[flow/config.mk]
export PLATFORM = sky130hd
export DESIGN_NAME = SUBWAY
export DESIGN_NICKNAME = SUBWAY
export VERILOG_FILES = /design/flow/design.v
export SDC_FILE = /design/flow/constraint.sdc
export NUM_CORES = 4
export LEC_CHECK = 0
export ABC_AREA = 0
export CAP_MARGIN = 20
export CORE_MARGIN = 2
export CORE_UTILIZATION = 72
export CTS_CLUSTER_DIAMETER = 371
export CTS_CLUSTER_SIZE = 99
export PLACE_DENSITY = 0.39
export SLEW_MARGIN = 20
[flow/constraint.sdc]
create_clock -name core_clock -period 1.55 [get_ports {clk}]
set_input_delay 0.3100 -clock core_clock [delete_from_list [all_inputs] [get_ports {clk}]]
set_output_delay 0.3100 -clock core_clock [all_outputs]
set_load 0.01 [all_outputs]
[flow/design.v]
module SUBWAY(
    clk,
    rst_n,
    in_valid,
    init,
    in0,
    in1,
    in2,
    in3,
    out_valid,
    out
);
input clk, rst_n;
input in_valid;
input [1:0] init;
input [1:0] in0, in1, in2, in3; 
output reg       out_valid;
output reg [1:0] out;
parameter s_idle = 2'd0;
parameter s_input = 2'd1;
parameter s_cul = 2'd2;
parameter s_output = 2'd3;
genvar NN;
genvar MM;
integer i;
integer j;
parameter IDX = 9;
reg [1:0]current_state;
reg [1:0]next_state;
reg [1:0]init_pos;
reg [5:0]cnt;
reg [1:0]is_road;
reg [1:0] reg_dif;
reg [1:0]move;
wire UorD;
reg reg_UorD;
wire [1:0]dif1;
wire [1:0]dif2;
wire [1:0]dif;
reg [1:0] next_dif;
reg [1:0]next_pos;
reg [1:0]cur_pos;
reg [1:0] next_step[2:0];
wire [1:0]in_wire[3:0];
reg [1:0]in_a[IDX:0];
reg [1:0]in_b[IDX:0];
reg [1:0]in_c[IDX:0];
reg [1:0]in_d[IDX:0];
reg [1:0]out_pipe[54:0];
reg [1:0]road;
always@(posedge clk or negedge rst_n)begin
	if(!rst_n)
        current_state <= s_idle;
    else
        current_state <= next_state;
end
always@(*)begin
	case(current_state)
		s_idle: if(in_valid) next_state = s_input;
				else next_state = s_idle;
		s_input:if (cnt == 6'd7) next_state = s_cul;
				else next_state = s_input;
		s_cul:	if (cnt == 6'd62) next_state = s_output;
				else next_state = s_cul;				
		s_output: if (cnt == 6'd63) next_state = s_idle;
				else next_state = s_output;
		default: next_state = current_state;
	endcase 
end
always @(posedge clk or negedge rst_n) begin
    if(!rst_n)begin
		init_pos <= 2'd0;
    end   
    else
		case(current_state)
			s_idle: if(in_valid)begin
				init_pos <= init;
			end
			default: init_pos <= init_pos;
		endcase
end
always@(posedge clk or negedge rst_n)begin
	if(!rst_n)
        cnt <= 6'b0;
    else
		case(current_state)
			s_idle: cnt <= 6'd0;
			s_input: cnt <= cnt+6'd1;
			s_cul: if(cnt == 6'd62 ) cnt <= 6'd0;
					else cnt <= cnt+6'd1;
			s_output: if(cnt == 6'd63) cnt <= 6'd0;
					else cnt <= cnt+6'd1;
			default: cnt <= cnt;
		endcase
end
always@(posedge clk or negedge rst_n)begin
	if(!rst_n)
        out_valid <= 1'b0;
    else
		case(current_state)
			s_idle: out_valid <= 1'd0;
			s_input: out_valid <= 1'd0;
			s_output: 
				if(cnt == 6'd63) out_valid <= 1'd0;
				else   out_valid <= 1'd1;
			default: out_valid <= 1'd0;
		endcase
end
assign UorD = (cur_pos < road)?1'd0: 1'd1;  
assign dif1 = (cur_pos < road)?road: cur_pos;  
assign dif2 = (cur_pos < road)?cur_pos: road;
assign dif = dif1 - dif2;
always @(posedge clk or negedge rst_n) begin
	if(!rst_n)begin
        reg_UorD <= 2'd0;
    end 
	else begin
		reg_UorD <= UorD;
	end
end
always@(*)begin
	case(cur_pos)
	2'd0: begin
		next_step[0] = 2'b11;
		next_step[1] = in_a[1];
		next_step[2] = in_b[1];
	end
	2'd1: begin
		next_step[0] = in_a[1];
		next_step[1] = in_b[1];
		next_step[2] = in_c[1];
	end
	2'd2: begin
		next_step[0] = in_b[1];
		next_step[1] = in_c[1];
		next_step[2] = in_d[1];
	end
	2'd3: begin
		next_step[0] = in_c[1];
		next_step[1] = in_d[1];
		next_step[2] = 2'b11;
	end
	default: begin
		next_step[0] = in_c[1];
		next_step[1] = in_d[1];
		next_step[2] = 2'b11;
	end
	endcase
end
always@(*)begin
	if (dif != 2'd0) begin
		case(reg_UorD)
		1'd0: 
			case(next_step[2])
			2'd0: move = 2'b01;
			2'd1,
			2'd2,
			2'd3: 
				case(next_step[1])
				2'd0,
				2'd2: move = 2'd0;
				2'd1: move = 2'b11;
				default: move = 2'b0;
				endcase
			default: move = 2'b0;
			endcase
		1'd1: 
			case(next_step[0])
			2'd0: move = 2'b10;
			2'd1,
			2'd2,
			2'd3: 
				case(next_step[1])
				2'd0,
				2'd2: move = 2'd0;
				2'd1: move = 2'b11;
				default: move = 2'b0;
				endcase
			default: move = 2'b0;
			endcase
		default: move = 2'b0;
		endcase
	end
	else begin
		case(next_step[1])
		2'd0,
		2'd2: move = 2'd00;
		2'd1: move = 2'b11;
		default: move = 2'd0;  
		endcase
	end
end
always@(*)begin
	case(cur_pos)
	2'd0:begin
		case (move) 
		2'd1:
			next_pos = 2'd1;
		default:
			next_pos = 2'd0;
		endcase
	end 
	2'd1:begin
		case (move) 
		2'd1:
			next_pos = 2'd2;
		2'd2:
			next_pos = 2'd0;
		default:
			next_pos = 2'd1;
		endcase
	end
	2'd2:begin
		case (move) 
		2'd1:
			next_pos = 2'd3;
		2'd2:
			next_pos = 2'd1;
		default:
			next_pos = 2'd2;
		endcase
	end
	2'd3:begin
		case (move) 
		2'd2:
			next_pos = 2'd2;
		default:
			next_pos = 2'd3;
		endcase
	end
	default:next_pos = cur_pos;
	endcase
end
always@(*)begin
	if (in_b[8] == 2'd0)begin
		is_road = 2'd1;
	end
	else if (in_c[8] == 2'd0)begin
		is_road = 2'd2;
	end
	else if (in_a[8] == 2'd0)begin
		is_road = 2'd0;
	end
	else if (in_d[8] == 2'd0)begin
		is_road = 2'd3;
	end
	else begin
		is_road = 2'd1;
	end
end
always@(posedge clk)begin
	if(!rst_n)begin
        road <= 2'd0;
    end 
	else begin
		case(cnt[2:0])
		3'd0: 
			road <= is_road;
		default: road <= road;
		endcase
	end
end
always @(posedge clk or negedge rst_n) begin
	if(!rst_n)begin
        cur_pos <= 2'd0;
    end 
	else begin
		case(current_state)
		s_idle: cur_pos <= 2'd0;
		s_input: cur_pos <= init_pos;
		s_cul,
		s_output: cur_pos <= next_pos;
		default: cur_pos <= cur_pos;
		endcase
	end
end
always @(posedge clk or negedge rst_n) begin
	if(!rst_n)begin
        out <= 2'd0;
    end 
	else begin
		case(current_state)
		s_idle: out <= 2'd0;
		s_input: out <= 2'd0;
		s_output: 
			if(cnt == 6'd63) out <= 2'd0;
			else out <= out_pipe[0]; 
		default: out <= 2'd0;
		endcase
	end
end
always @(posedge clk or negedge rst_n) begin
	if(!rst_n)begin
		for (i=0; i<55; i=i+1)begin
			out_pipe[i]<=2'd0; 
		end
    end 
	else begin
		case(current_state)
		s_idle: begin
			for (i=0; i<55; i=i+1)begin
				out_pipe[i]<=2'd0; 
			end
		end
		s_output,
		s_cul: begin
			out_pipe[54] <= move;
			for (i=0; i<54; i=i+1)begin
				out_pipe[i]<=out_pipe[i+1]; 
			end
		end
		default: begin
			for (i=0; i<55; i=i+1)begin
				out_pipe[i]<=2'd0; 
			end
		end
		endcase
	end
end
always @(posedge clk or negedge rst_n) begin
    if(!rst_n)begin
        for (i = 0; i<IDX; i=i+1)begin
			in_a[i]<=2'd0;
		end
    end   
    else
		case(current_state)
			s_idle: if(in_valid)begin
						in_a[IDX-1]<=in0;
						for (i = 0; i<IDX-1; i=i+1)begin
							in_a[i]<=in_a[i+1];
						end
					end
					else begin 
						for (i = 0; i<IDX; i=i+1)begin
							in_a[i]<=in_a[i];
						end
					end
			s_input,
			s_cul:if(in_valid)begin
						in_a[IDX-1]<=in0;
						for (i = 0; i<IDX-1; i=i+1)begin
							in_a[i]<=in_a[i+1];
						end
					end
					else begin 
						for (i = 0; i<IDX; i=i+1)begin
							in_a[i]<=in_a[i];
						end
					end
			s_output:begin
				if(in_valid)begin
					in_a[IDX-1]<= in0;
				end
				else begin
					in_a[IDX-1]<= 2'd0;
				end
				for (i = 0; i<IDX-1; i=i+1)begin
					in_a[i]<=in_a[i+1];
				end
			end
			default: begin 
						for (i = 0; i<IDX; i=i+1)begin
							in_a[i]<=in_a[i];
						end
					end
		endcase
end
always @(posedge clk or negedge rst_n) begin
    if(!rst_n)begin
        for (i = 0; i<IDX; i=i+1)begin
			in_b[i]<=2'd0;
		end
    end   
    else
		case(current_state)
			s_idle: if(in_valid)begin
						in_b[IDX-1]<=in1;
						for (i = 0; i<IDX-1; i=i+1)begin
							in_b[i]<=in_b[i+1];
						end
					end
					else begin 
						for (i = 0; i<IDX; i=i+1)begin
							in_b[i]<=in_b[i];
						end
					end
			s_input,
			s_cul:if(in_valid)begin
						in_b[IDX-1]<=in1;
						for (i = 0; i<IDX-1; i=i+1)begin
							in_b[i]<=in_b[i+1];
						end
					end
					else begin 
						for (i = 0; i<IDX; i=i+1)begin
							in_b[i]<=in_b[i];
						end
					end
			s_output:begin
				if(in_valid)begin
					in_b[IDX-1]<= in1;
				end
				else begin
					in_b[IDX-1]<= 2'd0;
				end
				for (i = 0; i<IDX-1; i=i+1)begin
					in_b[i]<=in_b[i+1];
				end
			end
			default: begin 
						for (i = 0; i<IDX; i=i+1)begin
							in_b[i]<=in_b[i];
						end
					end
		endcase
end
always @(posedge clk or negedge rst_n) begin
    if(!rst_n)begin
        for (i = 0; i<IDX; i=i+1)begin
			in_c[i]<=2'd0;
		end
    end   
    else
		case(current_state)
			s_idle: if(in_valid)begin
						in_c[IDX-1]<=in2;
						for (i = 0; i<IDX-1; i=i+1)begin
							in_c[i]<=in_c[i+1];
						end
					end
					else begin 
						for (i = 0; i<IDX; i=i+1)begin
							in_c[i]<=in_c[i];
						end
					end
			s_input,
			s_cul:if(in_valid)begin
						in_c[IDX-1]<=in2;
						for (i = 0; i<IDX-1; i=i+1)begin
							in_c[i]<=in_c[i+1];
						end
					end
					else begin 
						for (i = 0; i<IDX; i=i+1)begin
							in_c[i]<=in_c[i];
						end
					end
			s_output:begin
				if(in_valid)begin
					in_c[IDX-1]<= in2;
				end
				else begin
					in_c[IDX-1]<= 2'd0;
				end
				for (i = 0; i<IDX-1; i=i+1)begin
					in_c[i]<=in_c[i+1];
				end
			end
			default: begin 
						for (i = 0; i<IDX; i=i+1)begin
							in_c[i]<=in_c[i];
						end
					end
		endcase
end
always @(posedge clk or negedge rst_n) begin
    if(!rst_n)begin
        for (i = 0; i<IDX; i=i+1)begin
			in_d[i]<=2'd0;
		end
    end   
    else
		case(current_state)
			s_idle: if(in_valid)begin
						in_d[IDX-1]<=in3;
						for (i = 0; i<IDX-1; i=i+1)begin
							in_d[i]<=in_d[i+1];
						end
					end
					else begin 
						for (i = 0; i<IDX; i=i+1)begin
							in_d[i]<=in_d[i];
						end
					end
			s_input,
			s_cul:if(in_valid)begin
						in_d[IDX-1]<=in3;
						for (i = 0; i<IDX-1; i=i+1)begin
							in_d[i]<=in_d[i+1];
						end
					end
					else begin 
						for (i = 0; i<IDX; i=i+1)begin
							in_d[i]<=in_d[i];
						end
					end
			s_output:begin
				if(in_valid)begin
					in_d[IDX-1]<= in3;
				end
				else begin
					in_d[IDX-1]<= 2'd0;
				end
				for (i = 0; i<IDX-1; i=i+1)begin
					in_d[i]<=in_d[i+1];
				end
			end
			default: begin 
						for (i = 0; i<IDX; i=i+1)begin
							in_d[i]<=in_d[i];
						end
					end
		endcase
end
endmodule
[flow/run.sh]
#!/bin/bash
# the make line also repeats each setting of config.mk as NAME=value (left out here)
make -C /OpenROAD-flow-scripts/flow DESIGN_CONFIG=/design/flow/config.mk WORK_HOME=/design/flow/orfs CLKGATE_MAP_FILE= finish
==> job_summary.md, run 1 <==
### Flow metrics

| Metric | Value |
|---|---|
| Status | complete, but fails checks |
| Layout check fault list | negative setup slack |
| Yosys chip area | 7030 um2 |
| Crit. path cell count | 9 |
| Router iterations before antenna repair | 4 |
| HPWL Detailed | 6380 um |
| Clock Skew | 0.00929 ns |
| Ys Warns | 7 |
| # DRC | 0 |
| CP startpoint | in_c[1][1]$_DFFE_PN0P_ |
| Clk root buf | clkbuf_8 |
| Cell Area, Synth | 7030 um2 |
| Pwr Total | 13.8 mW |
| Antenna diodes | 0 |
| Final hold viol count | 0 |
| DR WL/cell | 17.6 um |
| Hold/Removal Path Class | input port to asynchronous set/reset pin |
| RePlAce Congestion | 0.846 |
| Post-synth ARST share | 99.0% |
| Clock net power | 4.40 mW |
| Slew Viols, Final | 0 |
| Crit path capture | cur_pos[0]$_DFF_PN0_ |
| Final net count | 566 |
| Sequential Power Share | 49.5% |
| Xor/xnor share | 0.499% |
| Synth cell types | 48 |
| Grt ovf | 0 |
| Pwr dens | 1660 nW/um2 |
| CTS Buf Count | 17 |
| Post-DRT Antenna Nets | 0 |
| CP top delay family | multiplexers |
| Area growth syn-to-layout | 18.4% |
| Crit path max fanout | 4 |
| WS Path Type | flop to flop |
| Max-area cell share | 68.0% |
| Worst setup margin | -0.725 ns |
| IO Port Bufs | 15 |
| Mux area share | 9.78% |
| Clock network fraction of design power | 31.8% |
| Power Combinational | 2.59 mW |
| Reg2reg setup slack | -0.73 ns |
| Combinational gate area | 2140 um2 |
| Comb power frac | 18.7% |
| Pin count of the biggest net entering global routing | 75 |
| Number of OpenROAD warnings | 34 |
| Cell Chain, Critical Path | nor2b_1, mux4_2, a2bb2oi_2, buf_4, ha_1, inv_2, mux2_4, a21oi_2, o21ai_1 |
| Largest area contributor in the netlist | dfrtp_1 |
| Fill cells | 441 |
| Main area contributors | dfrtp_1 (68%), nor2b_1 (10%), mux2_2 (7.9%) |
| Number of enable flip-flop cells | 0 |
| Minimum clock period | 2.28 ns |
| Site row count | 36 |
| Worst-Margin Slew | 0.421 ns |
| Non-Filler Instances | 692 |
| Slew Limit Headroom | 71.9% |
| Final setup violation count | 4 |
| Switching Fraction | 24.5% |
| Synth top cells by count | dfrtp_1 (191), nor2b_1 (113), mux2_2 (49), nand2_1 (23), nor2_1 (13) |
| RSZ-0062 raised after global routing | true |
| H-Tree Depth | 4 |
| Final Cycle Share | 147% |
| Max stage delay on crit path | 0.54 ns |
| Top logic family | simple AND/OR/NAND/NOR gates |
| Mapped Cells | 498 |
| Vias in the first global route | 3958 |
| Post-Synth Simple-Gate Area | 14.2% |
| Vias | 3750 |
| Post-synth regs | 194 |
| Core area | 9640 um2 |
| # Cells Yosys | 498 |
| Inst Count DP | 646 |
| First-pass GRT wire length | 19500 um |
| Count leader, synth | dfrtp_1 |
| Die span in x | 103 um |
| CTS tree | done |
| Clk latency late pin | 0.55 ns |
| Yosys aoi share | 3.06% |
| Core Util, Final | 86.3% |
| Sequential area share after synthesis | 69.0% |
| Die Ht | 103 um |
| Die area | 10600 um2 |
| Top power group | sequential cells |
| Drt total wl | 12200 um |
| Clk buf depth | 2 |
| DRT iter0 DRCs | 127 |
| Total of max-cap violations | 0 |
| Worst reg2reg endpoint | cur_pos[0]$_DFF_PN0_ |
| Floorplan Utilization | 72.9% |
| Syn Nets | 518 |
| Max frequency | 439 MHz |
| Psw | 3.39 mW |
| # IOs | 16 |
| Critical Path RT | 1.97 ns |
| Slowest CP cell | mux4_2 |
| Main flop type | dfrtp_1 |
| Sequential logic power | 6.85 mW |
| Setup crit start kind | flop |
| Worst setup EP type | flop |
| Clock Sinks | 194 |
| Initial antenna violation count | 0 |
| Worst Reg2Reg Path Length in Cells | 9 |
| FF/Latch Area | 4850 um2 |
| Clk pin slew, worst setup/hold paths | 0.07 ns |
| Int Power | 10.5 mW |
| VDD IR max | 0.00135 V |
| CP bufs+invs | 2 |
| Reg2Reg Launch Point | in_c[1][1]$_DFFE_PN0P_ |
| Crit path DAT | 2.69 ns |
| Adder share | 1.25% |
| Mean area per synthesized cell | 14.1 um2 |
| DR vias/cell | 5.42 |
| Global-route usage over all layers | 25.3% |
| Static leakage | 4.02 nW |
[per-stage QoR]
step	setup slack, ns	hold WS, ns	cell area, um2	setup TNS [ns]
after floorplan	-0.545	0.0144	7030	-0.767
after global placement	-0.588	0.197	7490	-11.11
after detailed placement	-0.729	0.199	7490	-11.71
after CTS	-0.622	0.199	8250	-1.50
after global routing	-0.784	0.212	8320	-2.12
final	-0.725	0.205	8320	-1.76
[what timing repair did]
| item | 4_1_cts | 5_1_grt |
|---|---|---|
| setup endpoints to repair | 7 | 19 |
| pin swaps | 8 | 5 |
| hold buffers | 1 | 0 |
| setup buffers | 10 | 3 |
| hold endpoints to repair | 45 | 0 |
| resized | 17 | 10 |
[layer usage]
layer | global-route usage (%) | up-vias | part of all wire, %
li1 | - | 1728 | -
met1 | 31.3 | 1914 | 42
met2 | 42.1 | 70 | 52
met3 | 6.92 | 38 | 2.5
met4 | 11.8 | 0 | 3.7
met5 | 0 | - | 0
[layout make-up]
cell class | count | share of cell area, %
clock inverter | 4 | 1.19
timing repair buffer | 51 | 6.21
sequential | 194 | 58.3
multi-input combinational | 270 | 25.8
tap | 133 | 2.00
inverter | 12 | 0.572
clock buffer | 28 | 5.96
==> run 2: changes to the inputs <==
ABC_AREA = unset   (was 0)
CORE_ASPECT_RATIO = 1.05   (was unset)
CORE_UTILIZATION = 51   (was 72)
CTS_CLUSTER_DIAMETER = unset   (was 371)
CTS_CLUSTER_SIZE = unset   (was 99)
GPL_ROUTABILITY_DRIVEN = 1   (was unset)
MAX_ROUTING_LAYER = met5   (was unset)
PLACE_DENSITY = unset   (was 0.39)
TNS_END_PERCENT = 40   (was unset)
clock period = 4.14 ns   (was 1.55 ns; I/O delays follow)
==> run 2 against run 1 <==
  * Now clean on timing, DRC and antenna
  * Clock power fell by 65%
  * Worst hold slack improved by 0.23 ns
  * Routed wire length fell by 18%
  * Critical endpoint unchanged
==> job_summary.md, run 2 <==
### Flow metrics

| Metric | Value |
|---|---|
| Status | no timing/DRC/antenna violations |
| Clk root buf | clkbuf_16 |
| Top logic family | simple AND/OR/NAND/NOR gates |
| Global-route usage over all layers | 15.3% |
| Drt total wl | 10100 um |
| Area growth syn-to-layout | 13.0% |
| Sequential logic power | 2.53 mW |
| Worst reg2reg endpoint | cur_pos[0]$_DFF_PN0_ |
| Slew Viols, Final | 0 |
| Max frequency | 425 MHz |
| Final Cycle Share | 56.8% |
| Final setup violation count | 0 |
| Clk pin slew, worst setup/hold paths | 0.07 ns |
| Worst-Margin Slew | 0.806 ns |
| Post-CTS Setup Bufs | 0 |
| Post-CTS Resized | 0 |
| Comb power frac | 13.4% |
| Clock network fraction of design power | 33.0% |
| DR WL/cell | 14.2 um |
| Total of max-cap violations | 0 |
| CTS Buf Count | 17 |
| First-pass GRT wire length | 17800 um |
| Yosys aoi share | 3.06% |
| RePlAce Congestion | 0.768 |
| Psw | 1.17 mW |
| Minimum clock period | 2.35 ns |
| Number of enable flip-flop cells | 0 |
| Die area | 14700 um2 |
| Main area contributors | dfrtp_1 (68%), nor2b_1 (10%), mux2_2 (7.9%) |
| Floorplan Utilization | 52.7% |
| RSZ-0062 raised after global routing | false |
| Pwr dens | 596 nW/um2 |
| # Cells Yosys | 498 |
| # IOs | 16 |
| Worst Reg2Reg Path Length in Cells | 9 |
| Cell Chain, Critical Path | ha_1, nand2_1, nand4b_1, a2bb2oi_2, inv_1, ha_1, mux2_2, a21oi_1, o21ai_0 |
| Site row count | 43 |
| Xor/xnor share | 0.499% |
| Mean area per synthesized cell | 14.1 um2 |
| Final net count | 537 |
| Clock net power | 1.56 mW |
| WS Path Type | flop to flop |
| Vias in the first global route | 3633 |
| Top power group | sequential cells |
| IO Port Bufs | 15 |
| Grt ovf | 0 |
| Adder share | 1.25% |
| Clock Sinks | 194 |
| DRT iter0 DRCs | 178 |
| Post-Synth Simple-Gate Area | 14.2% |
| Post-synth ARST share | 99.0% |
| VDD IR max | 0.000344 V |
| Die span in x | 119 um |
| Final setup TNS | 0 ns |
| Yosys chip area | 7030 um2 |
| Main flop type | dfrtp_1 |
| HPWL Detailed | 5830 um |
| Max stage delay on crit path | 0.52 ns |
| Static leakage | 3.80 nW |
| Pwr Total | 4.73 mW |
| CTS tree | done |
| # DRC | 0 |
| Crit. path cell count | 9 |
| Crit path DAT | 2.66 ns |
| Cell Area, Synth | 7030 um2 |
| Vias | 3499 |
| Initial antenna violation count | 0 |
| Crit path max fanout | 12 |
| Critical Path RT | 4.45 ns |
| Reg2reg setup slack | 1.79 ns |
| Pin count of the biggest net entering global routing | 103 |
| Mapped Cells | 498 |
| Clk buf depth | 2 |
| Fill cells | 1117 |
| Syn Nets | 518 |
| Slew Limit Headroom | 46.2% |
| Clk latency late pin | 0.43 ns |
| H-Tree Depth | 4 |
| CP top delay family | adder cells |
| Clock Skew | 0.00882 ns |
| Largest area contributor in the netlist | dfrtp_1 |
| Ys Warns | 7 |
| Post-DRT Antenna Nets | 0 |
| Setup crit start kind | flop |
| Count leader, synth | dfrtp_1 |
| Hold/Removal Path Class | input port to asynchronous set/reset pin |
| DR vias/cell | 4.93 |
| Sequential Power Share | 53.5% |
| Reg2Reg Launch Point | cur_pos[1]$_DFF_PN0_ |
| Antenna diodes | 0 |
| Slowest CP cell | dfrtp_1 |
| Synth cell types | 48 |
| CP bufs+invs | 1 |
| Int Power | 3.57 mW |
| CP startpoint | cur_pos[1]$_DFF_PN0_ |
| Core area | 13300 um2 |
| CP dominant cell by count | ha_1 |
| Worst setup EP type | flop |
| Number of OpenROAD warnings | 31 |
| Max-area cell share | 68.0% |
| Power Combinational | 0.636 mW |
| Synth top cells by count | dfrtp_1 (191), nor2b_1 (113), mux2_2 (49), nand2_1 (23), nor2_1 (13) |
| Final hold viol count | 0 |
| Post-synth regs | 194 |
| Crit path capture | cur_pos[0]$_DFF_PN0_ |
| Hold-fix buffers, CTS | 0 |
| Sequential area share after synthesis | 69.0% |
| Switching Fraction | 24.6% |
| Mux area share | 9.78% |
| Router iterations before antenna repair | 4 |
| Die Ht | 124 um |
## run 2: cell type report
type | count | area [um2] | area share (%)
Clock buffer | 19 | 433 | 5.45
Clock inverter | 13 | 130 | 1.64
Inverter | 12 | 47.5 | 0.599
Multi-Input combinational cell | 270 | 2030 | 25.5
Sequential cell | 194 | 4850 | 61.0
Tap cell | 180 | 225 | 2.84
Timing Repair Buffer | 22 | 231 | 2.92
## run 2: through the flow
step           instances  setup WS (ns)  instance area, um2  hold WS (ns)  util [%]
6_report             710           1.79                7940         0.439      59.5
3_5_place_dp         677           1.38                7360         0.444      55.1
5_1_grt              710           1.61                7940         0.482      59.5
4_1_cts              709           1.74                7920         0.460      59.4
2_1_floorplan        498           1.99                7030         0.428         -
3_3_place_gp         677           1.40                7360         0.437      55.1
## run 2: layer usage
layer / global-route usage, % / wire length [um] / vias up
met5: 0 / 0 / -
met1: 22.5 / 5060 / 1768
li1: - / - / 1658
met4: 8.61 / 322 / 0
met2: 20.9 / 4360 / 49
met3: 3.85 / 303 / 24
==> run 3: changes to the inputs <==
ABC_AREA = 1   (was unset)
CELL_PAD_IN_SITES_DETAIL_PLACEMENT = 2   (was unset)
CELL_PAD_IN_SITES_GLOBAL_PLACEMENT = 3   (was unset)
CORE_ASPECT_RATIO = 0.91   (was 1.05)
CORE_MARGIN = 9   (was 2)
CORE_UTILIZATION = 42   (was 51)
CTS_CLUSTER_DIAMETER = 301   (was unset)
CTS_CLUSTER_SIZE = 12   (was unset)
GPL_ROUTABILITY_DRIVEN = 0   (was 1)
HOLD_SLACK_MARGIN = 0.04   (was unset)
MAX_ROUTING_LAYER = met4   (was met5)
MIN_ROUTING_LAYER = met1   (was unset)
SETUP_SLACK_MARGIN = -0.03   (was unset)
SLEW_MARGIN = 10   (was 20)
TNS_END_PERCENT = 50   (was 40)
clock period = 3.11 ns   (was 4.14 ns; I/O delays follow)
==> run 3 against run 2 <==
  * Routed wire length rose by 47%
  * Critical path depth rose by 3
  * Total power rose by 40%
  * Critical path type unchanged
  * First-iteration DRC count rose by 4.5%
  * Die area rose by 51%
==> job_summary.md, run 3 <==
### Flow metrics

| Metric | Value |
|---|---|
| Final Cycle Share | 79.3% |
| Core Util, Final | 48.8% |
| Worst Reg2Reg Path Length in Cells | 12 |
| Syn Nets | 762 |
| Static leakage | 4.15 nW |
| Critical Path RT | 3.42 ns |
| Max frequency | 406 MHz |
| Worst setup EP type | flop |
| Slew Viols, Final | 0 |
| Worst-Margin Slew | 1.00 ns |
| Crit path capture | cur_pos[0]$_DFF_PN0_ |
| Number of enable flip-flop cells | 0 |
| Yosys chip area | 7230 um2 |
| Total of max-cap violations | 0 |
| # Cells Yosys | 742 |
| Post-Synth Simple-Gate Area | 13.7% |
| Worst reg2reg endpoint | cur_pos[0]$_DFF_PN0_ |
| VDD IR max | 0.000416 V |
| Number of OpenROAD warnings | 35 |
| Crit. path cell count | 12 |
| Floorplan Utilization | 43.1% |
| Reg2Reg Launch Point | cur_pos[0]$_DFF_PN0_ |
| Pwr Total | 6.62 mW |
| Pwr dens | 808 nW/um2 |
| Hold depth | 2 |
| Post-DRT Antenna Nets | 0 |
| Xor/xnor share | 0.121% |
| Clock network fraction of design power | 33.9% |
| Status | no timing/DRC/antenna violations |
| Hold/Removal Path Class | flop to flop |
| CTS tree | done |
| Met3 Use GR | 3.05% |
| Post-CTS Setup Bufs | 0 |
| CP top delay family | adder cells |
| Max stage delay on crit path | 0.52 ns |
| Pin count of the biggest net entering global routing | 113 |
| Grt ovf | 0 |
| Mapped Cells | 742 |
| Slowest CP cell | dfrtp_1 |
| Switching Fraction | 28.8% |
| Adder share | 1.21% |
| Clk pin slew, worst setup/hold paths | 0.07 ns |
| Comb power frac | 15.6% |
| Hold path endpoint | out_pipe[16][0]$_DFF_PN0_ |
| Count leader, synth | dfrtp_1 |
| Place WS | 0.680 ns |
| GRT Max-Usage Layer | met2 |
| HPWL Detailed | 8810 um |
| Clock net power | 2.25 mW |
| Die area | 22300 um2 |
| Hold_sp | out_pipe[17][0]$_DFF_PN0_ |
| # DRC | 0 |
| Synth top cells by count | dfrtp_1 (191), inv_1 (170), nor2_1 (158), nand2_1 (60), o21ai_0 (48) |
| Worst setup margin | 0.644 ns |
| Die Ht | 143 um |
| Initial antenna violation count | 0 |
| Area growth syn-to-layout | 13.3% |
| Die span in x | 156 um |
| Met2 Usage GRT | 25.2% |
| Mux area share | 0.311% |
| Final net count | 775 |
| Power Combinational | 1.03 mW |
| Largest area contributor in the netlist | dfrtp_1 |
| GRT met1 Usage | 18.3% |
| Crit path max fanout | 9 |
| Final setup violation count | 0 |
| Minimum clock period | 2.47 ns |
| Post-synth regs | 194 |
| Antenna diodes | 0 |
| Sequential Power Share | 50.5% |
| Drt total wl | 14800 um |
| Mean area per synthesized cell | 9.75 um2 |
| Vias | 4589 |
| Max-area cell share | 66.1% |
| Top logic family | simple AND/OR/NAND/NOR gates |
| Core area | 16800 um2 |
| CP dominant cell by count | o21ai_0 |
| Site row count | 45 |
| Slew Limit Headroom | 33.1% |
| Int Power | 4.72 mW |
| CP startpoint | cur_pos[0]$_DFF_PN0_ |
| Sequential logic power | 3.35 mW |
| Sequential area share after synthesis | 67.0% |
| Setup crit start kind | flop |
| Main area contributors | dfrtp_1 (66%), inv_1 (8.8%), nor2_1 (8.2%) |
| CP bufs+invs | 1 |
| WS Path Type | flop to flop |
| CTS Buf Count | 17 |
| Synth cell types | 30 |
| Clk latency late pin | 0.44 ns |
| Final setup TNS | 0 ns |
| Crit path DAT | 2.77 ns |
| Clock Sinks | 194 |
| Top power group | sequential cells |
| DR vias/cell | 4.69 |
| RSZ-0062 raised after global routing | false |
| Vias in the first global route | 5260 |
| # IOs | 16 |
| Clk root buf | clkbuf_16 |
| First-pass GRT wire length | 26300 um |
| Global-route usage over all layers | 15.4% |
| Main flop type | dfrtp_1 |
| Router iterations before antenna repair | 4 |
| H-Tree Depth | 4 |
| Final hold viol count | 0 |
| Cell Area, Synth | 7230 um2 |
| Psw | 1.91 mW |
| Yosys aoi share | 6.42% |
| Ys Warns | 7 |
| DR WL/cell | 15.1 um |
| DRT iter0 DRCs | 186 |
| Cell Chain, Critical Path | inv_2, ha_1, nand2_1, nor3b_1, nand3_1, nand2_1, nand2_1, ha_1, o21ai_0, o21ai_0, o21ai_0, o21ai_0 |
| Post-synth ARST share | 99.0% |
| Clk buf depth | 2 |
| Fill cells | 1759 |
| IO Port Bufs | 15 |
| Clock Skew | 0.00956 ns |
| Reg2reg setup slack | 0.64 ns |
## run 3: final cells by class
type                    count  area (um2)  share of cell area [%]
multi-input cells         348        1590                    19.4
clock inverters            14         176                    2.15
well taps                 211         264                    3.22
flip-flops and latches    194        4850                    59.1
clock buffers              18         429                    5.24
inverters                 172         646                    7.88
repair buffers             22         246                    3.01
## run 3: what timing repair did
item / in CTS / in global routing
resized: 0 / 0
hold buffers: 1 / 0
endpoints found under the hold margin: 12 / 0
## run 3: through the flow
stage               hold slack [ns]  instances  area (um2)
CTS                           0.467        979        8200
detailed placement            0.467        946        7580
global route                  0.498        979        8200
floorplan                     0.326        742        7230
global placement              0.450        946        7580
finish                        0.463        979        8200
## run 3: layer usage
layer  part of all wire, %  vias to the layer above  wire (um)
met5                     0                        -          0
met4                   1.6                        0        238
li1                      -                     2210          -
met3                   1.9                       15        274
met1                    46                     2335       6860
met2                    50                       29       7430
==> run 4: changes to the inputs <==
CELL_PAD_IN_SITES_DETAIL_PLACEMENT = unset   (was 2)
CELL_PAD_IN_SITES_GLOBAL_PLACEMENT = unset   (was 3)
CORE_ASPECT_RATIO = unset   (was 0.91)
CORE_MARGIN = 2   (was 9)
CORE_UTILIZATION = 58   (was 42)
CTS_CLUSTER_DIAMETER = 237   (was 301)
CTS_CLUSTER_SIZE = unset   (was 12)
GPL_ROUTABILITY_DRIVEN = unset   (was 0)
HOLD_SLACK_MARGIN = unset   (was 0.04)
MAX_ROUTING_LAYER = unset   (was met4)
MIN_ROUTING_LAYER = unset   (was met1)
SETUP_SLACK_MARGIN = unset   (was -0.03)
SLEW_MARGIN = 20   (was 10)
TNS_END_PERCENT = 5   (was 50)
clock period = 1.86 ns   (was 3.11 ns; I/O delays follow)
==> run 4 against run 3 <==
  * The layout now fails its checks (negative setup slack)
  * Final area up 2.0%
  * Count of clock-buffer cells in the layout up 5
  * Routed wire length down 25%
  * Non-clock buffer count up 12
  * Sequential share of layout area down 1.1 points
  * Final cell count down 3.3%
  * Via count down 4.1%
  * Clock skew down 0.0015 ns
  * Die area down 40%
  * Maximum frequency up 26%
  * Sequential power up 65%
  * Setup slack worse by 0.74 ns
  * Critical endpoint unchanged
  * Largest cell class unchanged
==> job_summary.md, run 4 <==
### Flow metrics

| Metric | Value |
|---|---|
| CP top delay family | simple AND/OR/NAND/NOR gates |
| Total of max-cap violations | 0 |
| Switching Fraction | 26.0% |
| Worst setup EP type | flop |
| Static leakage | 4.23 nW |
| Final setup violation count | 2 |
| H-Tree Depth | 4 |
| HPWL Detailed | 6600 um |
| Top logic family | simple AND/OR/NAND/NOR gates |
| Final Cycle Share | 105% |
| Minimum clock period | 1.96 ns |
| Ys Warns | 7 |
| Crit path DAT | 2.25 ns |
| Post-synth regs | 194 |
| Sequential Power Share | 49.0% |
| Worst-Margin Slew | 0.431 ns |
| # IOs | 16 |
| Max-area cell share | 66.1% |
| Router iterations before antenna repair | 4 |
| Mux area share | 0.311% |
| Post-Synth Simple-Gate Area | 13.7% |
| Layout check fault list | negative setup slack |
| DR WL/cell | 11.7 um |
| Number of OpenROAD warnings | 36 |
| Site row count | 40 |
| VDD IR max | 0.000684 V |
| Yosys chip area | 7230 um2 |
| Max frequency | 511 MHz |
| Final net count | 787 |
| Xor/xnor share | 0.121% |
| Core Util, Final | 69.0% |
| Post-DRT Antenna Nets | 0 |
| Die area | 13400 um2 |
| Placed Instance Area | 7630 um2 |
| Initial antenna violation count | 0 |
| WS Path Type | flop to flop |
| Post-synth ARST share | 99.0% |
| Psw | 2.94 mW |
| Clock Sinks | 194 |
| Die span in x | 116 um |
| # Cells Yosys | 742 |
| Core area | 12100 um2 |
| Inst Count DP | 911 |
| DR vias/cell | 4.65 |
| Non-Filler Instances | 947 |
| # DRC | 0 |
| Count leader, synth | dfrtp_1 |
| Number of enable flip-flop cells | 0 |
| Vias in the first global route | 4263 |
| Sequential logic power | 5.54 mW |
| Worst Reg2Reg Path Length in Cells | 14 |
| Slowest CP cell | dfrtp_1 |
| Cell area after layout | 8360 um2 |
| Place WS | -0.182 ns |
| Comb power frac | 18.7% |
| Clock network fraction of design power | 32.4% |
| Pwr Total | 11.3 mW |
| Worst reg2reg endpoint | cur_pos[0]$_DFF_PN0_ |
| Slew Viols, Final | 0 |
| Main area contributors | dfrtp_1 (66%), inv_1 (8.8%), nor2_1 (8.2%) |
| Largest area contributor in the netlist | dfrtp_1 |
| Antenna diodes | 0 |
| Crit. path cell count | 14 |
| Power Combinational | 2.11 mW |
| Reg2Reg Launch Point | cur_pos[1]$_DFF_PN0_ |
| Global-route usage over all layers | 18.7% |
| RSZ-0062 raised after global routing | true |
| Mean area per synthesized cell | 9.75 um2 |
| CTS tree | done |
| Yosys aoi share | 6.42% |
| Syn Nets | 762 |
| Cell Area, Synth | 7230 um2 |
| Clk root buf | clkbuf_16 |
| CTS Buf Count | 17 |
| Main flop type | dfrtp_1 |
| Clk latency late pin | 0.42 ns |
| Mapped Cells | 742 |
| Final hold viol count | 0 |
| Drt total wl | 11100 um |
| Clock Skew | 0.00802 ns |
| CP startpoint | cur_pos[1]$_DFF_PN0_ |
| Reg2reg setup slack | -0.1 ns |
| Area growth syn-to-layout | 15.5% |
| Max stage delay on crit path | 0.42 ns |
| Crit path capture | cur_pos[0]$_DFF_PN0_ |
| Grt ovf | 0 |
| Critical Path RT | 2.15 ns |
| DRT iter0 DRCs | 308 |
| Floorplan Utilization | 59.7% |
| Clock net power | 3.66 mW |
| Worst setup margin | -0.0987 ns |
| Crit path max fanout | 6 |
| Top power group | sequential cells |
| Sequential area share after synthesis | 67.0% |
| Status | complete, but fails checks |
| Synth top cells by count | dfrtp_1 (191), inv_1 (170), nor2_1 (158), nand2_1 (60), o21ai_0 (48) |
| Int Power | 8.36 mW |
| First-pass GRT wire length | 19400 um |
| Clk pin slew, worst setup/hold paths | 0.07 ns |
| Cell Chain, Critical Path | buf_6, buf_4, nand2_1, nor2_1, nor2_1, nand3_1, nand2_2, nand2_2, ha_4, nand2_2, o21ai_2, o21ai_1, o21ai_1, o21ai_1 |
| Vias | 4401 |
| CP bufs+invs | 2 |
| Pwr dens | 1350 nW/um2 |
| Slew Limit Headroom | 71.3% |
| Setup crit start kind | flop |
| Clk buf depth | 2 |
| RePlAce Congestion | 0.857 |
| Pin count of the biggest net entering global routing | 129 |
| Hold/Removal Path Class | input port to asynchronous set/reset pin |
| Adder share | 1.21% |
| Synth cell types | 30 |
| Die Ht | 116 um |
| Final setup TNS | -0.152 ns |
| IO Port Bufs | 15 |
| Hold WS | 0.382 ns |
## run 4: what timing repair did
item,CTS,global route
cloned,0,0
hold buffers,1,0
hold endpoints to repair,16,0
gates resized,9,11
setup buffers,4,0
endpoints found under the setup margin,2,2
pin swaps,8,6
## run 4: layout make-up
class                      instances  area (um2)
tap                              168         210
sequential                       194        4850
fill                             966        3750
clock inverter                     8         126
inverter                         172         651
multi-input combinational        348        1670
clock buffer                      23         468
timing repair buffer              34         385
## run 4: routing by layer
| metal | track usage (%) | part of all wire (%) | up-vias |
|---|---|---|---|
| met5 | 0 | 0 | - |
| met4 | 7.62 | 1.6 | 0 |
| met3 | 5.23 | 2.8 | 15 |
| met2 | 28.8 | 48 | 48 |
| met1 | 25.6 | 48 | 2107 |
| li1 | - | - | 2231 |
==> run 5: changes to the inputs <==
CORE_UTILIZATION = 72   (was 58)
CTS_CLUSTER_DIAMETER = unset   (was 237)
TNS_END_PERCENT = unset   (was 5)
clock period = 1.8 ns   (was 1.86 ns; I/O delays follow)
==> run 5 against run 4 <==
  * Still fails the layout checks on negative setup slack
  * Sequential power grew 4.5%
  * Worst hold slack lost 0.037 ns
  * Die area shrank 19%
  * Non-clock buffer count grew 6
  * Critical path depth shrank 1
  * Register-to-register slack lost 0.28 ns
  * Combinational power grew 25%
  * Utilization grew 17 points
  * Final area grew 0.49%
  * Synthesized cell count is the same
  * Final cell count shrank 3.0%
==> job_summary.md, run 5 <==
### Flow metrics

| Metric | Value |
|---|---|
| Final setup violation count | 2 |
| Clk buf depth | 2 |
| Reg2reg setup slack | -0.38 ns |
| DR vias/cell | 5.16 |
| Post-DRT Antenna Nets | 0 |
| Adder share | 1.21% |
| # Cells Yosys | 742 |
| Worst-Margin Slew | 0.479 ns |
| Mux area share | 0.311% |
| Clk root buf | clkbuf_8 |
| Psw | 3.53 mW |
| Total of max-cap violations | 0 |
| Crit path capture | cur_pos[0]$_DFF_PN0_ |
| Count leader, synth | dfrtp_1 |
| CTS tree | done |
| Xor/xnor share | 0.121% |
| Core area | 9770 um2 |
| Global-route usage over all layers | 28.6% |
| Minimum clock period | 2.18 ns |
| Max frequency | 459 MHz |
| Die Ht | 104 um |
| Power Combinational | 2.64 mW |
| Mean area per synthesized cell | 9.75 um2 |
| Pin count of the biggest net entering global routing | 113 |
| Grt ovf | 0 |
| Drt total wl | 14400 um |
| Final hold viol count | 0 |
| Main area contributors | dfrtp_1 (66%), inv_1 (8.8%), nor2_1 (8.2%) |
| Max stage delay on crit path | 0.43 ns |
| Pwr dens | 1450 nW/um2 |
| Final setup TNS | -0.611 ns |
| Slowest CP cell | dfrtp_2 |
| DR WL/cell | 15.7 um |
| Clk latency late pin | 0.54 ns |
| Antenna diodes | 0 |
| Router iterations before antenna repair | 7 |
| CP startpoint | cur_pos[0]$_DFF_PN0_ |
| Post-synth ARST share | 99.0% |
| Slew Viols, Final | 0 |
| Syn Nets | 762 |
| VDD IR max | 0.000898 V |
| Worst setup EP type | flop |
| Floorplan Utilization | 74.0% |
| Cell Chain, Critical Path | clkinv_4, ha_4, nand2_2, nor3b_4, nand3_2, nand2_2, nand2_4, ha_4, nand2_2, o21ai_2, o21ai_2, o21ai_2, o21ai_1 |
| Inst Count DP | 879 |
| Synth top cells by count | dfrtp_1 (191), inv_1 (170), nor2_1 (158), nand2_1 (60), o21ai_0 (48) |
| Die span in x | 104 um |
| Post-synth regs | 194 |
| Vias in the first global route | 4970 |
| DRT iter0 DRCs | 384 |
| Worst setup margin | -0.378 ns |
| Setup crit start kind | flop |
| Yosys aoi share | 6.42% |
| Hold WS | 0.344 ns |
| Sequential Power Share | 47.6% |
| Number of OpenROAD warnings | 39 |
| Final net count | 793 |
| Cell Area, Synth | 7230 um2 |
| # DRC | 0 |
| Layout check fault list | negative setup slack |
| Slew Limit Headroom | 68.0% |
| HPWL Detailed | 6970 um |
| Reg2Reg Launch Point | cur_pos[0]$_DFF_PN0_ |
| Post-Synth Simple-Gate Area | 13.7% |
| IO Port Bufs | 15 |
| CP top delay family | simple AND/OR/NAND/NOR gates |
| Clock net power | 3.74 mW |
| Place WS | -0.206 ns |
| Clock network fraction of design power | 30.7% |
| Top power group | sequential cells |
| Sequential area share after synthesis | 67.0% |
| Area growth syn-to-layout | 16.1% |
| Site row count | 36 |
| Clock Skew | 0.00946 ns |
| Yosys chip area | 7230 um2 |
| Crit path max fanout | 2 |
| Top logic family | simple AND/OR/NAND/NOR gates |
| Number of enable flip-flop cells | 0 |
| WS Path Type | flop to flop |
| # IOs | 16 |
| Clock Sinks | 194 |
| Comb power frac | 21.7% |
| Pwr Total | 12.2 mW |
| Critical Path RT | 2.19 ns |
| Largest area contributor in the netlist | dfrtp_1 |
| Sequential logic power | 5.79 mW |
| Initial antenna violation count | 0 |
| Mapped Cells | 742 |
| Die area | 10900 um2 |
| Worst Reg2Reg Path Length in Cells | 13 |
| Status | complete, but fails checks |
| CP bufs+invs | 1 |
| Hold/Removal Path Class | input port to asynchronous set/reset pin |
| Crit path DAT | 2.57 ns |
| RSZ-0062 raised after global routing | true |
| Ys Warns | 7 |
| Static leakage | 4.29 nW |
| Switching Fraction | 29.0% |
| Main flop type | dfrtp_1 |
| First-pass GRT wire length | 23800 um |
| Synth cell types | 30 |
| Crit. path cell count | 13 |
| Final Cycle Share | 121% |
| RePlAce Congestion | 0.762 |
| Clk pin slew, worst setup/hold paths | 0.07 ns |
| Vias | 4743 |
| Int Power | 8.64 mW |
| Worst reg2reg endpoint | cur_pos[0]$_DFF_PN0_ |
| Non-Filler Instances | 919 |
| CTS Buf Count | 17 |
| Max-area cell share | 66.1% |
| H-Tree Depth | 4 |
## run 5: stage by stage
stage / instance area [um2] / utilization [%]
6_report: 8400 / 85.9
5_1_grt: 8400 / 85.9
3_3_place_gp: 7620 / 78.0
4_1_cts: 8330 / 85.2
3_5_place_dp: 7620 / 78.0
2_1_floorplan: 7260 / -
## run 5: timing repair
item | CTS | global route
endpoints found under the setup margin | 11 | 4
pin swaps | 7 | 7
hold buffers | 1 | 0
resized | 14 | 19
setup buffers | 6 | 1
hold endpoints to repair | 34 | 0
## run 5: per-layer routing
layer  global-route usage [%]  vias to the layer above  part of all wire [%]
met1                     35.5                     2308                    40
met3                     6.64                       45                   4.2
met5                        0                        -                     0
li1                         -                     2251                     -
met4                     12.8                        0                   3.7
met2                     48.3                      139                    52
## run 5: cell type report
cell class                 count  area (um2)
clock buffer                  23         457
clock inverter                 9         131
fill                         492        1380
inverter                     172         651
multi-input combinational    348        1720
sequential                   194        4850
tap                          133         166
timing repair buffer          40         429
==> run 6: changes to the inputs <==
ABC_AREA = 0   (was 1)
CAP_MARGIN = 35   (was 20)
CORE_ASPECT_RATIO = 0.91   (was unset)
CORE_UTILIZATION = 66   (was 72)
CTS_CLUSTER_DIAMETER = 51   (was unset)
CTS_CLUSTER_SIZE = 40   (was unset)
HOLD_SLACK_MARGIN = 0.29   (was unset)
MAX_ROUTING_LAYER = met5   (was unset)
PLACE_DENSITY_LB_ADDON = 0.1   (was unset)
SETUP_SLACK_MARGIN = 0.38   (was unset)
TNS_END_PERCENT = 50   (was unset)
clock period = 1.29 ns   (was 1.8 ns; I/O delays follow)
==> run 6 against run 5 <==
  * Critical path depth decreased by 3
  * Synthesized cell count down 33%
  * Register-to-register slack worse by 0.72 ns
  * The layout still fails its checks (negative setup slack)
==> job_summary.md, run 6 <==
### Flow metrics

| Metric | Value |
|---|---|
| Status | complete, but fails checks |
| Layout check fault list | negative setup slack |
| VDD IR max | 0.00178 V |
| FF/Latch Area | 4850 um2 |
| Final net count | 611 |
| Sequential area share after synthesis | 69.0% |
| Core Util, Final | 95.6% |
| Power Combinational | 4.58 mW |
| Router iterations before antenna repair | 5 |
| Pwr dens | 1950 nW/um2 |
| Yosys aoi share | 3.06% |
| CP top delay family | AND-OR/OR-AND gates |
| # IOs | 16 |
| Worst setup margin | -1.10 ns |
| Adder share | 1.25% |
| Cell Area, Synth | 7030 um2 |
| Clk buf depth | 2 |
| HPWL Detailed | 6490 um |
| Hold WS | 0.0418 ns |
| Slowest CP cell | dfrtp_1 |
| CTS Buf Count | 17 |
| First-pass GRT wire length | 28600 um |
| Hold/Removal Path Class | input port to asynchronous set/reset pin |
| Vias | 4654 |
| Slew Viols, Final | 0 |
| Reg2reg setup slack | -1.10 ns |
| Site row count | 35 |
| Non-Filler Instances | 731 |
| Mux area share | 9.78% |
| Drt total wl | 22500 um |
| Sequential Power Share | 45.4% |
| Area growth syn-to-layout | 39.4% |
| CP bufs+invs | 3 |
| RSZ-0062 raised after global routing | true |
| Worst setup EP type | flop |
| Clk latency late pin | 0.44 ns |
| Vias in the first global route | 4825 |
| Post-Synth Simple-Gate Area | 14.2% |
| Clk pin slew, worst setup/hold paths | 0.07 ns |
| Inst Count DP | 661 |
| Minimum clock period | 2.39 ns |
| Setup crit start kind | flop |
| Floorplan Utilization | 68.6% |
| Die Ht | 102 um |
| Clock network fraction of design power | 30.6% |
| Clock Sinks | 194 |
| CP startpoint | in_a[1][0]$_DFFE_PN0P_ |
| Worst Reg2Reg Path Length in Cells | 10 |
| Reg2Reg Launch Point | in_a[1][0]$_DFFE_PN0P_ |
| Post-DRT Antenna Nets | 0 |
| Yosys chip area | 7030 um2 |
| Max-area cell share | 68.0% |
| Clk root buf | clkbuf_16 |
| Crit path capture | cur_pos[0]$_DFF_PN0_ |
| IO Port Bufs | 15 |
| Clock net power | 5.84 mW |
| Slew Limit Headroom | 64.3% |
| Grt ovf | 0 |
| Antenna diodes | 0 |
| # Cells Yosys | 498 |
| Crit. path cell count | 10 |
| Fill cells | 200 |
| Static leakage | 4.76 nW |
| Die span in x | 112 um |
| Combinational gate area | 2750 um2 |
| Sequential logic power | 8.67 mW |
| Final hold viol count | 0 |
| Final setup violation count | 183 |
| Cell Chain, Critical Path | buf_4, nor4b_2, o311ai_1, a2bb2oi_2, buf_6, ha_4, inv_4, mux2_4, a21oi_4, o21ai_2 |
| Total of max-cap violations | 0 |
| Synth top cells by count | dfrtp_1 (191), nor2b_1 (113), mux2_2 (49), nand2_1 (23), nor2_1 (13) |
| Pin count of the biggest net entering global routing | 103 |
| Worst-Margin Slew | 0.536 ns |
| Die area | 11500 um2 |
| H-Tree Depth | 4 |
| Main area contributors | dfrtp_1 (68%), nor2b_1 (10%), mux2_2 (7.9%) |
| WS Path Type | flop to flop |
| RePlAce Congestion | 0.786 |
| Clock Skew | 0.0104 ns |
| Synth cell types | 48 |
| Number of enable flip-flop cells | 0 |
| Post-synth ARST share | 99.0% |
| Switching Fraction | 29.5% |
| Core area | 10200 um2 |
| CTS tree | done |
| Main flop type | dfrtp_1 |
| Comb power frac | 24.0% |
| Ys Warns | 7 |
| Max stage delay on crit path | 0.43 ns |
| Post-synth regs | 194 |
| Placed Instance Area | 7880 um2 |
| Max frequency | 419 MHz |
| Top power group | sequential cells |
| Largest area contributor in the netlist | dfrtp_1 |
| Mean area per synthesized cell | 14.1 um2 |
| Initial antenna violation count | 0 |
| DR vias/cell | 6.37 |
| Psw | 5.64 mW |
| Mapped Cells | 498 |
| Hold-fix buffers, CTS | 1 |
| DRT iter0 DRCs | 450 |
| Syn Nets | 518 |
| Crit path DAT | 2.70 ns |
| Cell area after layout | 9790 um2 |
| Number of OpenROAD warnings | 35 |
| # DRC | 0 |
| Pwr Total | 19.1 mW |
| Xor/xnor share | 0.499% |
| Critical Path RT | 1.61 ns |
| Top logic family | simple AND/OR/NAND/NOR gates |
| Final Cycle Share | 185% |
| DR WL/cell | 30.7 um |
| Worst reg2reg endpoint | cur_pos[0]$_DFF_PN0_ |
| Int Power | 13.5 mW |
| Global-route usage over all layers | 34.8% |
| Crit path max fanout | 3 |
| Count leader, synth | dfrtp_1 |
-- run 6: through the flow --
step / worst slack, ns / TNS, ns
after floorplan: -0.804 / -12.54
after global placement: -0.813 / -25.84
after detailed placement: -0.908 / -26.17
after CTS: -0.899 / -19.29
after global routing: -1.13 / -46.99
final: -1.10 / -44.74
-- run 6: what timing repair did --
action,4_1_cts,5_1_grt
endpoints found under the setup margin,197,299
pin swaps,25,25
endpoints found under the hold margin,194,191
cloned,12,1
gates resized,116,67
setup buffers,18,8
-- run 6: per-layer routing --
metal | wire length, um | GRT usage (%) | vias up
met2 | 11400 | 58.7 | 277
met4 | 1490 | 17.6 | 0
met3 | 1160 | 8.78 | 112
met1 | 8420 | 42.9 | 2448
li1 | - | - | 1817
met5 | 0 | 0 | -
-- run 6: layout make-up --
type	count	share of cell area [%]
Clock buffer	19	4.63
Clock inverter	11	1.85
Inverter	12	0.537
Multi-Input combinational cell	270	28.1
Sequential cell	194	49.5
Tap cell	129	1.65
Timing Repair Buffer	96	13.7
==> run 7: changes to the inputs <==
CAP_MARGIN = 40   (was 35)
CORE_UTILIZATION = 72   (was 66)
CTS_CLUSTER_DIAMETER = 94   (was 51)
CTS_CLUSTER_SIZE = 59   (was 40)
HOLD_SLACK_MARGIN = 0.14   (was 0.29)
PLACE_DENSITY_LB_ADDON = unset   (was 0.1)
SETUP_SLACK_MARGIN = -0.07   (was 0.38)
clock period = 1.0 ns   (was 1.29 ns; I/O delays follow)
==> run 7 against run 6 <==
  * The run now fails in 4_1_cts
  * Synthesized area is the same
  * Synthesized cell count is the same
  * Die area shrank 8.0%
==> job_summary.md, run 7 <==
## Implementation flow summary

| Metric | Value |
|---|---|
| Mux area share | 9.78% |
| Yosys chip area | 7030 um2 |
| Mapped Cells | 498 |
| Max-area cell share | 68.0% |
| Sequential area share after synthesis | 69.0% |
| Status | aborted with a tool error |
| Error msg | [ERROR DPL-0033] detailed placement checks failed during check placement. |
| Largest area contributor in the netlist | dfrtp_1 |
| Ys Warns | 7 |
| # Cells Yosys | 498 |
| Synth top cells by count | dfrtp_1 (191), nor2b_1 (113), mux2_2 (49), nand2_1 (23), nor2_1 (13) |
| Mean area per synthesized cell | 14.1 um2 |
| Post-synth ARST share | 99.0% |
| Post-Synth Simple-Gate Area | 14.2% |
| Synth cell types | 48 |
| # IOs | 16 |
| Stopping stage | 4_1_cts |
| Main flop type | dfrtp_1 |
| HPWL Detailed | 7530 um |
| IO Port Bufs | 15 |
| Count leader, synth | dfrtp_1 |
| Top logic family | simple AND/OR/NAND/NOR gates |
| Adder share | 1.25% |
| Syn Nets | 518 |
| Die span in x | 108 um |
| Cell Area, Synth | 7030 um2 |
| Yosys aoi share | 3.06% |
| Number of enable flip-flop cells | 0 |
| Die area | 10600 um2 |
| RePlAce Congestion | 0.833 |
| Die Ht | 98.2 um |
| Post-synth regs | 194 |
| Xor/xnor share | 0.499% |
| Core area | 9530 um2 |
| Floorplan Utilization | 73.7% |
| Main area contributors | dfrtp_1 (68%), nor2b_1 (10%), mux2_2 (7.9%) |
| Site row count | 34 |
## run 7: stage by stage
step / setup slack, ns / power, mW / cell area [um2] / instances
floorplan: -1.09 / 13.0 / 7290 / 498
global placement: -1.13 / 14.0 / 7950 / 668
detailed placement: -1.27 / 14.4 / 7950 / 668
==> run 8: changes to the inputs <==
CAP_MARGIN = 20   (was 40)
CORE_ASPECT_RATIO = unset   (was 0.91)
CTS_CLUSTER_DIAMETER = 371   (was 94)
CTS_CLUSTER_SIZE = 99   (was 59)
HOLD_SLACK_MARGIN = unset   (was 0.14)
MAX_ROUTING_LAYER = unset   (was met5)
SETUP_SLACK_MARGIN = unset   (was -0.07)
TNS_END_PERCENT = unset   (was 50)
clock period = 1.41 ns   (was 1.0 ns; I/O delays follow)
==> run 8 against run 7 <==
  * Now fails the layout checks on negative setup slack
  * Synthesized cell count is the same
  * Synthesized area is the same
  * Die area barely moved
==> job_summary.md, run 8 <==
### Flow metrics

| Metric | Value |
|---|---|
| Crit. path cell count | 11 |
| Floorplan Utilization | 72.9% |
| Xor/xnor share | 0.499% |
| Sequential logic power | 7.87 mW |
| First-pass GRT wire length | 27400 um |
| Clk latency late pin | 0.57 ns |
| Yosys chip area | 7030 um2 |
| IO Port Bufs | 15 |
| CP startpoint | cur_pos[1]$_DFF_PN0_ |
| Clk buf depth | 2 |
| Router iterations before antenna repair | 5 |
| Slew Limit Headroom | 62.3% |
| Cell Area, Synth | 7030 um2 |
| Synth top cells by count | dfrtp_1 (191), nor2b_1 (113), mux2_2 (49), nand2_1 (23), nor2_1 (13) |
| Count leader, synth | dfrtp_1 |
| Die Ht | 103 um |
| Syn Nets | 518 |
| RePlAce Congestion | 0.764 |
| Area growth syn-to-layout | 28.5% |
| CP top delay family | AND-OR/OR-AND gates |
| Comb power frac | 21.7% |
| Static leakage | 4.45 nW |
| Main area contributors | dfrtp_1 (68%), nor2b_1 (10%), mux2_2 (7.9%) |
| Number of OpenROAD warnings | 34 |
| Post-DRT Antenna Nets | 0 |
| H-Tree Depth | 4 |
| Site row count | 36 |
| # Cells Yosys | 498 |
| VDD IR max | 0.00193 V |
| Global-route usage over all layers | 37.0% |
| Pwr Total | 17.2 mW |
| FF/Latch Area | 4850 um2 |
| # IOs | 16 |
| Initial antenna violation count | 0 |
| Combinational gate area | 2480 um2 |
| Slew Viols, Final | 0 |
| Number of enable flip-flop cells | 0 |
| Grt ovf | 0 |
| Critical Path RT | 1.86 ns |
| Slowest CP cell | nor4bb_4 |
| Setup crit start kind | flop |
| Worst reg2reg endpoint | cur_pos[0]$_DFF_PN0_ |
| Reg2Reg Launch Point | cur_pos[1]$_DFF_PN0_ |
| Largest area contributor in the netlist | dfrtp_1 |
| Adder share | 1.25% |
| DR WL/cell | 29.2 um |
| CTS tree | done |
| Psw | 4.85 mW |
| Max stage delay on crit path | 0.56 ns |
| Ys Warns | 7 |
| Fill cells | 236 |
| CTS Buf Count | 17 |
| # DRC | 0 |
| Pwr dens | 1910 nW/um2 |
| Crit path max fanout | 3 |
| Synth cell types | 48 |
| Clock network fraction of design power | 32.6% |
| Worst setup EP type | flop |
| Reg2reg setup slack | -1.26 ns |
| Total of max-cap violations | 0 |
| Clk root buf | clkbuf_8 |
| Mean area per synthesized cell | 14.1 um2 |
| Switching Fraction | 28.2% |
| Final net count | 579 |
| CP bufs+invs | 4 |
| Clock Sinks | 194 |
| Power Combinational | 3.73 mW |
| Crit path capture | cur_pos[0]$_DFF_PN0_ |
| Crit path DAT | 3.11 ns |
| Main flop type | dfrtp_1 |
| Worst-Margin Slew | 0.565 ns |
| Post-synth ARST share | 99.0% |
| Post-Synth Simple-Gate Area | 14.2% |
| Mapped Cells | 498 |
| Hold/Removal Path Class | input port to asynchronous set/reset pin |
| Drt total wl | 20600 um |
| Top power group | sequential cells |
| Core Util, Final | 93.7% |
| DR vias/cell | 6.36 |
| Pin count of the biggest net entering global routing | 78 |
| Int Power | 12.4 mW |
| RSZ-0062 raised after global routing | true |
| Clk pin slew, worst setup/hold paths | 0.08 ns |
| Final Cycle Share | 189% |
| Mux area share | 9.78% |
| WS Path Type | flop to flop |
| Final hold viol count | 0 |
| Sequential area share after synthesis | 69.0% |
| Vias in the first global route | 4574 |
| Max frequency | 375 MHz |
| Worst Reg2Reg Path Length in Cells | 11 |
| Clock net power | 5.61 mW |
| DRT iter0 DRCs | 427 |
| Layout check fault list | negative setup slack |
| Antenna diodes | 0 |
| Worst setup margin | -1.26 ns |
| Status | complete, but fails checks |
| Die area | 10600 um2 |
| HPWL Detailed | 6420 um |
| Clock Skew | 0.00895 ns |
| Die span in x | 103 um |
| Top logic family | simple AND/OR/NAND/NOR gates |
| Final setup violation count | 76 |
| Core area | 9640 um2 |
| Yosys aoi share | 3.06% |
| Sequential Power Share | 45.7% |
| Max-area cell share | 68.0% |
| Minimum clock period | 2.67 ns |
| Post-synth regs | 194 |
| Cell Chain, Critical Path | buf_6, nor4bb_4, o311a_1, o22ai_2, buf_4, inv_2, ha_4, inv_4, mux2_4, a21oi_2, o21ai_1 |
| Vias | 4483 |
-- run 8: routing by layer --
layer | vias up | GRT usage [%] | routed length, um
li1 | 1745 | - | -
met2 | 301 | 61.5 | 10600
met5 | - | 0 | 0
met1 | 2305 | 46.1 | 7340
met4 | 0 | 19.3 | 1360
met3 | 132 | 8.41 | 1330
-- run 8: timing repair --
item                                    in CTS  in global routing
hold buffers                                 1                  0
endpoints found under the setup margin      52                 80
gates resized                              103                 60
cloned                                       6                  2
pin swaps                                    8                 13
setup buffers                               11                  4
endpoints found under the hold margin      191                  0
-- run 8: metrics by stage --
step | TNS [ns] | std cells | setup WS [ns] | hold slack, ns | area, um2
CTS | -8.51 | 703 | -0.782 | 0.0915 | 8780
finish | -11.80 | 705 | -1.26 | 0.0968 | 9030
detailed placement | -18.74 | 653 | -0.862 | 0.0942 | 7540
global placement | -17.85 | 653 | -0.688 | 0.0952 | 7540
floorplan | -1.05 | 498 | -0.685 | -0.0136 | 7030
global route | -13.66 | 705 | -1.26 | 0.0911 | 9030
-- run 8: final cells by class --
cell class | count | share of cell area, %
Sequential cell | 194 | 53.7
Clock buffer | 20 | 5.04
Inverter | 12 | 0.554
Multi-Input combinational cell | 270 | 27.5
Clock inverter | 12 | 2.48
Timing Repair Buffer | 64 | 8.91
Tap cell | 133 | 1.84
==> run 9: changes to the inputs <==
ABC_AREA = 1   (was 0)
CAP_MARGIN = 35   (was 20)
CORE_ASPECT_RATIO = 0.91   (was unset)
CORE_UTILIZATION = 67   (was 72)
CTS_CLUSTER_DIAMETER = 51   (was 371)
CTS_CLUSTER_SIZE = 59   (was 99)
HOLD_SLACK_MARGIN = 0.14   (was unset)
MAX_ROUTING_LAYER = met5   (was unset)
SETUP_SLACK_MARGIN = 0.47   (was unset)
TNS_END_PERCENT = 50   (was unset)
clock period = 1.78 ns   (was 1.41 ns; I/O delays follow)
==> run 9 against run 8 <==
  * The layout still fails its checks (negative setup slack)
  * Sequential share of layout area is 5.5 points lower
  * Register-to-register slack better by 0.79 ns
  * Setup slack better by 0.79 ns
  * Clock skew is 0.0041 ns higher
  * Synthesized area is 3.0% higher
  * Die area is 10% higher
  * Critical path type unchanged
==> job_summary.md, run 9 <==
### Flow metrics

| Metric | Value |
|---|---|
| Status | complete, but fails checks |
| Layout check fault list | negative setup slack |
| Clk pin slew, worst setup/hold paths | 0.07 ns |
| DR WL/cell | 24.7 um |
| Grt ovf | 0 |
| Clk root buf | clkbuf_16 |
| DR vias/cell | 6.07 |
| Largest area contributor in the netlist | dfrtp_1 |
| Router iterations before antenna repair | 16 |
| Reg2reg setup slack | -0.46 ns |
| Inst Count DP | 879 |
| Worst reg2reg endpoint | cur_pos[0]$_DFF_PN0_ |
| Max stage delay on crit path | 0.42 ns |
| Critical Path RT | 2.10 ns |
| Sequential logic power | 6.03 mW |
| Floorplan Utilization | 68.1% |
| Switching Fraction | 31.9% |
| Fill cells | 238 |
| Max frequency | 446 MHz |
| Global-route usage over all layers | 28.2% |
| VDD IR max | 0.00156 V |
| Ys Warns | 7 |
| # IOs | 16 |
| Worst Reg2Reg Path Length in Cells | 14 |
| Mean area per synthesized cell | 9.75 um2 |
| # DRC | 0 |
| Final net count | 837 |
| Post-synth regs | 194 |
| IO Port Bufs | 15 |
| Pin count of the biggest net entering global routing | 87 |
| Non-Filler Instances | 964 |
| Syn Nets | 762 |
| Clk latency late pin | 0.44 ns |
| Main area contributors | dfrtp_1 (66%), inv_1 (8.8%), nor2_1 (8.2%) |
| CP startpoint | cur_pos[1]$_DFF_PN0_ |
| Mux area share | 0.311% |
| Die Ht | 103 um |
| Main flop type | dfrtp_1 |
| Pwr dens | 1350 nW/um2 |
| Xor/xnor share | 0.121% |
| Clock Skew | 0.0130 ns |
| Worst setup margin | -0.464 ns |
| Clock net power | 4.11 mW |
| Minimum clock period | 2.24 ns |
| Sequential area share after synthesis | 67.0% |
| Top power group | sequential cells |
| Comb power frac | 25.4% |
| Max-area cell share | 66.1% |
| # Cells Yosys | 742 |
| CP dominant cell by count | o21ai_1 |
| CTS Buf Count | 17 |
| Crit. path cell count | 14 |
| Setup crit start kind | flop |
| Number of enable flip-flop cells | 0 |
| RSZ-0062 raised after global routing | true |
| Slew Limit Headroom | 50.4% |
| Mapped Cells | 742 |
| Core area | 10600 um2 |
| Site row count | 36 |
| Hold/Removal Path Class | input port to asynchronous set/reset pin |
| FF/Latch Area | 4850 um2 |
| Final setup violation count | 4 |
| CP bufs+invs | 2 |
| Clk buf depth | 2 |
| Slew Viols, Final | 0 |
| Power Combinational | 3.45 mW |
| CTS tree | done |
| Final hold viol count | 0 |
| Pwr Total | 13.6 mW |
| Synth top cells by count | dfrtp_1 (191), inv_1 (170), nor2_1 (158), nand2_1 (60), o21ai_0 (48) |
| Clock network fraction of design power | 30.2% |
| Cell Chain, Critical Path | buf_6, inv_2, nand2_1, nor2_1, nor2_1, nand3_2, nand2_2, nand2_4, ha_4, nand2_2, o21ai_2, o21ai_1, o21ai_1, o21ai_1 |
| Count leader, synth | dfrtp_1 |
| Slowest CP cell | dfrtp_2 |
| Yosys chip area | 7230 um2 |
| Initial antenna violation count | 1 |
| HPWL Detailed | 6580 um |
| Worst setup EP type | flop |
| Sequential Power Share | 44.4% |
| Yosys aoi share | 6.42% |
| Combinational gate area | 2480 um2 |
| First-pass GRT wire length | 24800 um |
| Post-synth ARST share | 99.0% |
| Number of OpenROAD warnings | 35 |
| Vias in the first global route | 5089 |
| CP top delay family | simple AND/OR/NAND/NOR gates |
| WS Path Type | flop to flop |
| Area growth syn-to-layout | 39.1% |
| Post-DRT Antenna Nets | 0 |
| Adder share | 1.21% |
| Crit path capture | cur_pos[0]$_DFF_PN0_ |
| Reg2Reg Launch Point | cur_pos[1]$_DFF_PN0_ |
| DRT iter0 DRCs | 725 |
| Crit path DAT | 2.56 ns |
| Crit path max fanout | 6 |
| Psw | 4.33 mW |
| RePlAce Congestion | 0.860 |
| Post-Synth Simple-Gate Area | 13.7% |
| Drt total wl | 23900 um |
| Synth cell types | 30 |
| Top logic family | simple AND/OR/NAND/NOR gates |
| H-Tree Depth | 4 |
| Clock Sinks | 194 |
| Die span in x | 113 um |
| Final Cycle Share | 126% |
| Vias | 5855 |
| Worst-Margin Slew | 0.742 ns |
| Static leakage | 4.94 nW |
| Total of max-cap violations | 0 |
| Int Power | 9.25 mW |
| Die area | 11600 um2 |
| Cell Area, Synth | 7230 um2 |
==> run 9: layer usage <==
layer	GRT usage (%)	part of all wire [%]
met5	0	0
met4	11.5	9.8
met3	7.82	7.8
met2	46.8	50
met1	36.0	33
==> run 9: per-stage QoR <==
step,utilization (%),hold slack [ns],area (um2),TNS (ns),worst slack (ns)
finish,94.7,0.320,10100,-1.09,-0.464
global route,94.7,0.328,10100,-1.27,-0.557
CTS,87.1,0.311,9260,-0.204,-0.112
detailed placement,71.8,0.199,7630,-0.295,-0.185
global placement,71.8,0.198,7630,-0.140,-0.112
floorplan,-,0.0604,7270,-0.0807,-0.0807
==> run 9: cell type report <==
type                       count  area share [%]
inverter                     172            6.59
clock buffer                  23            4.65
sequential                   194            48.2
antenna                        1          0.0249
timing repair buffer          84            12.7
clock inverter                 9            1.52
multi-input combinational    348            24.6
tap                          133            1.65
==> run 9: timing repair <==
action / in CTS / in global routing
endpoints found under the setup margin: 79 / 243
buffers inserted: 24 / 5
pin swaps: 38 / 32
hold buffers: 1 / 0
gates resized: 182 / 131
gates cloned: 12 / 10
hold endpoints to repair: 138 / 0
Power and IR drop assume default switching activity.
